## Cinema
module Cinema(input [17:0]SW, input clk, input rst, output reg [17:0]LEDR , input [3:0]KEY, output [7:0]HEX0,
			  output [7:0]HEX4, output [7:0]HEX5, output [7:0]HEX6, output [7:0]HEX7, output [7:0]HEX1, output [7:0]HEX2, output [7:0]HEX3);
integer filmeEscolhido;  
integer filme;  
integer horarioEscolhido;  
integer horario;  
integer assentoEscolhido;  
reg [17:0] assento11;  
reg [17:0] assento12;  
reg [17:0] assento21;  
reg [17:0] assento22;  
integer valorInserido;  
integer valor;  
integer pago;  
integer quantidadeDeIngresso;  
integer trocoFeito;  
integer troco;  
wire [7:0]F = 4'hF;  
wire [7:0]H = 4'hC;  
reg [7:0]dFilme;  
reg [7:0]dHorario;  
reg [7:0]display1;  
reg [7:0]display2;  
reg [7:0]display3;  
reg [7:0]display4;  
integer bouncing;  
integer bouncing2;  
integer i;  
integer pagoAgora;  
always@(posedge clk) begin
  if (rst) begin  
    filmeEscolhido <= 0; filme <= 0; horarioEscolhido <= 0; horario <= 0; assentoEscolhido <= 0;
    assento11 <= 0; assento12 <= 0; assento21 <= 0; assento22 <= 0;
    valorInserido <= 0; valor <= 0; pago <= 0; quantidadeDeIngresso <= 0; trocoFeito <= 0; troco <= 0;
    dFilme <= 0; dHorario <= 0; display1 <= 0; display2 <= 0; display3 <= 0; display4 <= 0;
    bouncing <= 0; LEDR <= 0;
  end else begin
    if(!filmeEscolhido && bouncing == 0) begin  
		troco = 0;
        if(KEY == 4'b1110) begin  
            filme = 1;  
            filmeEscolhido = 1;  
            dFilme = 4'h1;  
            bouncing = 1;  
        end
        if(KEY == 4'b1101) begin  
            filme = 2;  
            filmeEscolhido = 1;  
            dFilme = 4'h2;  
        end
  ...
For scale: roughly 17000 µm² of cells after synthesis.
export LEC_CHECK = 0
export ABC_AREA = 1
export CAP_MARGIN = 20
export CORE_MARGIN = 2
export CORE_UTILIZATION = 72
export CTS_CLUSTER_DIAMETER = 244
export CTS_CLUSTER_SIZE = 79
export PLACE_DENSITY_LB_ADDON = 0.01
export SLEW_MARGIN = 20
create_clock -name core_clock -period 14.3 [get_ports {clk}]
run.sh (not shown) runs the stock make flow with config.mk's settings and CLKGATE_MAP_FILE=.
The first run never finished: it broke off in global routing (GRT-0232).
Change:
--- a/flow/config.mk
+++ b/flow/config.mk
@@ -8 +7,0 @@
-export ABC_AREA = 1
@@ -12,2 +11 @@
-export CTS_CLUSTER_DIAMETER = 244
-export CTS_CLUSTER_SIZE = 79
+export HOLD_SLACK_MARGIN = -0.08
@@ -14,0 +13 @@
+export SETUP_SLACK_MARGIN = 4.19
@@ -15,0 +15 @@
+export TNS_END_PERCENT = 5
==> flow/constraint.sdc (replaced) <==
create_clock -name core_clock -period 14.5 [get_ports {clk}]
set_input_delay 2.9000 -clock core_clock [delete_from_list [all_inputs] [get_ports {clk}]]
set_output_delay 2.9000 -clock core_clock [all_outputs]
set_load 0.01 [all_outputs]
=> The changed run finished with setup timing left; die area grows by 2.7%; synthesized area grows by 2.8%; synthesized cell count shrinks by 9.7%.
Change:
--- a/flow/config.mk
+++ b/flow/config.mk
@@ -11 +10,0 @@
-export HOLD_SLACK_MARGIN = -0.08
@@ -13 +11,0 @@
-export SETUP_SLACK_MARGIN = 4.19
@@ -15 +12,0 @@
-export TNS_END_PERCENT = 5
The changed run ran to the end with violations: setup timing.
Global-route usage grows by 1.3 points.
Hold slack stays flat.
Wire length rises by about 9%.
Cell count increases by about 0.46%.
Design area rose by about 2.6%.
Setup slack got worse by 0.17 ns.
Change:
--- a/flow/config.mk
+++ b/flow/config.mk
@@ -7,0 +8 @@
+export ABC_AREA = 1
@@ -10,0 +12 @@
+export CTS_CLUSTER_DIAMETER = 201
@@ -12,0 +15 @@
+export TNS_END_PERCENT = 5
==> flow/constraint.sdc (replaced) <==
create_clock -name core_clock -period 14.3 [get_ports {clk}]
set_input_delay 2.8600 -clock core_clock [delete_from_list [all_inputs] [get_ports {clk}]]
set_output_delay 2.8600 -clock core_clock [all_outputs]
set_load 0.01 [all_outputs]
With this change the flow ended with an error in global routing with GRT-0232; synthesized cell count grows by 11%; synthesized area shrinks by 2.7%; die area shrinks by 2.6%.
Change:
--- a/flow/config.mk
+++ b/flow/config.mk
@@ -8 +7,0 @@
-export ABC_AREA = 1
@@ -11,3 +10 @@
-export CORE_UTILIZATION = 72
-export CTS_CLUSTER_DIAMETER = 201
-export PLACE_DENSITY_LB_ADDON = 0.01
+export CORE_UTILIZATION = 43
@@ -15 +11,0 @@
-export TNS_END_PERCENT = 5
==> flow/constraint.sdc (replaced) <==
create_clock -name core_clock -period 14.2 [get_ports {clk}]
set_input_delay 2.8400 -clock core_clock [delete_from_list [all_inputs] [get_ports {clk}]]
set_output_delay 2.8400 -clock core_clock [all_outputs]
set_load 0.01 [all_outputs]
What happened: With this change the flow finished but fails on setup timing; die area climbs by 70%; synthesized cell count went down by 9.7%; area after synthesis went up by 2.8%.
Change:
--- a/flow/config.mk
+++ b/flow/config.mk
@@ -8 +8 @@
-export CAP_MARGIN = 20
+export CAP_MARGIN = 25
@@ -10 +10,3 @@
-export CORE_UTILIZATION = 43
+export CORE_UTILIZATION = 40
+export CTS_CLUSTER_SIZE = 56
+export GPL_TIMING_DRIVEN = 0
==> flow/constraint.sdc (replaced) <==
create_clock -name core_clock -period 15.8 [get_ports {clk}]
set_input_delay 3.1600 -clock core_clock [delete_from_list [all_inputs] [get_ports {clk}]]
set_output_delay 3.1600 -clock core_clock [all_outputs]
set_load 0.01 [all_outputs]
The changed run reached the layout checks and failed them: setup timing.
Wire length is higher by 7.1%.
Synthesized area does not change.
Count of clock-buffer cells in the layout is unchanged.
Cell count is higher by 2.5%.
First-iteration DRC count is higher by 3.1%.
Setup slack is better by 1.0 ns.
Via count is higher by 1.9%.
Core utilization is lower by 4.0 points.
Die size is higher by 7.4%.

---

Starting RTL as in the previous note.
clock: 20.0 ns
lec_check: 0
abc_area: 1
cap_margin: 35
core_margin: 2
core_utilization: 70
cts_cluster_diameter: 326
cts_cluster_size: 100
hold_slack_margin: 0.27
place_density_lb_addon: 0.29
slew_margin: 20
tns_end_percent: 10
The baseline passed the timing, DRC and antenna checks.
Rerun with:
CAP_MARGIN = 10   (was 35)
CORE_UTILIZATION = 72   (was 70)
CTS_CLUSTER_DIAMETER = 383   (was 326)
CTS_CLUSTER_SIZE = 72   (was 100)
HOLD_SLACK_MARGIN = unset   (was 0.27)
PLACE_DENSITY_LB_ADDON = unset   (was 0.29)
TNS_END_PERCENT = unset   (was 10)
clock period = 11.6 ns   (was 20.0 ns; I/O delays follow)
What happened: The changed run ended with an error in global routing; area after synthesis does not change; synthesized cell count does not change; die size came out lower by 2.7%.
Rerun with:
ABC_AREA = unset   (was 1)
CAP_MARGIN = 20   (was 10)
CTS_CLUSTER_DIAMETER = 91   (was 383)
CTS_CLUSTER_SIZE = unset   (was 72)
SETUP_SLACK_MARGIN = -0.8   (was unset)
clock period = 14.4 ns   (was 11.6 ns; I/O delays follow)
Outcome: This time the run completed, yet does not pass: setup timing; die area is higher by about 2.7%; synthesized cell count is lower by about 10%; synthesized area rose by about 2.8%.
Rerun with:
ABC_AREA = 1   (was unset)
CTS_CLUSTER_DIAMETER = unset   (was 91)
CTS_CLUSTER_SIZE = 79   (was unset)
HOLD_SLACK_MARGIN = 0.29   (was unset)
PLACE_DENSITY_LB_ADDON = 0.01   (was unset)
SETUP_SLACK_MARGIN = unset   (was -0.8)
clock period = 14.3 ns   (was 14.4 ns; I/O delays follow)
Outcome: The new run never finished: it broke off in global routing. Synthesized area falls by 2.7%. Synthesized cell count grows by 11%. Die size decreases by 2.6%.
Rerun with:
CTS_CLUSTER_DIAMETER = 170   (was unset)
CTS_CLUSTER_SIZE = 98   (was 79)
HOLD_SLACK_MARGIN = unset   (was 0.29)
PLACE_DENSITY_LB_ADDON = unset   (was 0.01)
clock period = 13.0 ns   (was 14.3 ns; I/O delays follow)
Result: The new run never finished: it broke off in global routing, error GRT-0232. Synthesized cell count does not change. Synthesized area does not change. Die size does not change.
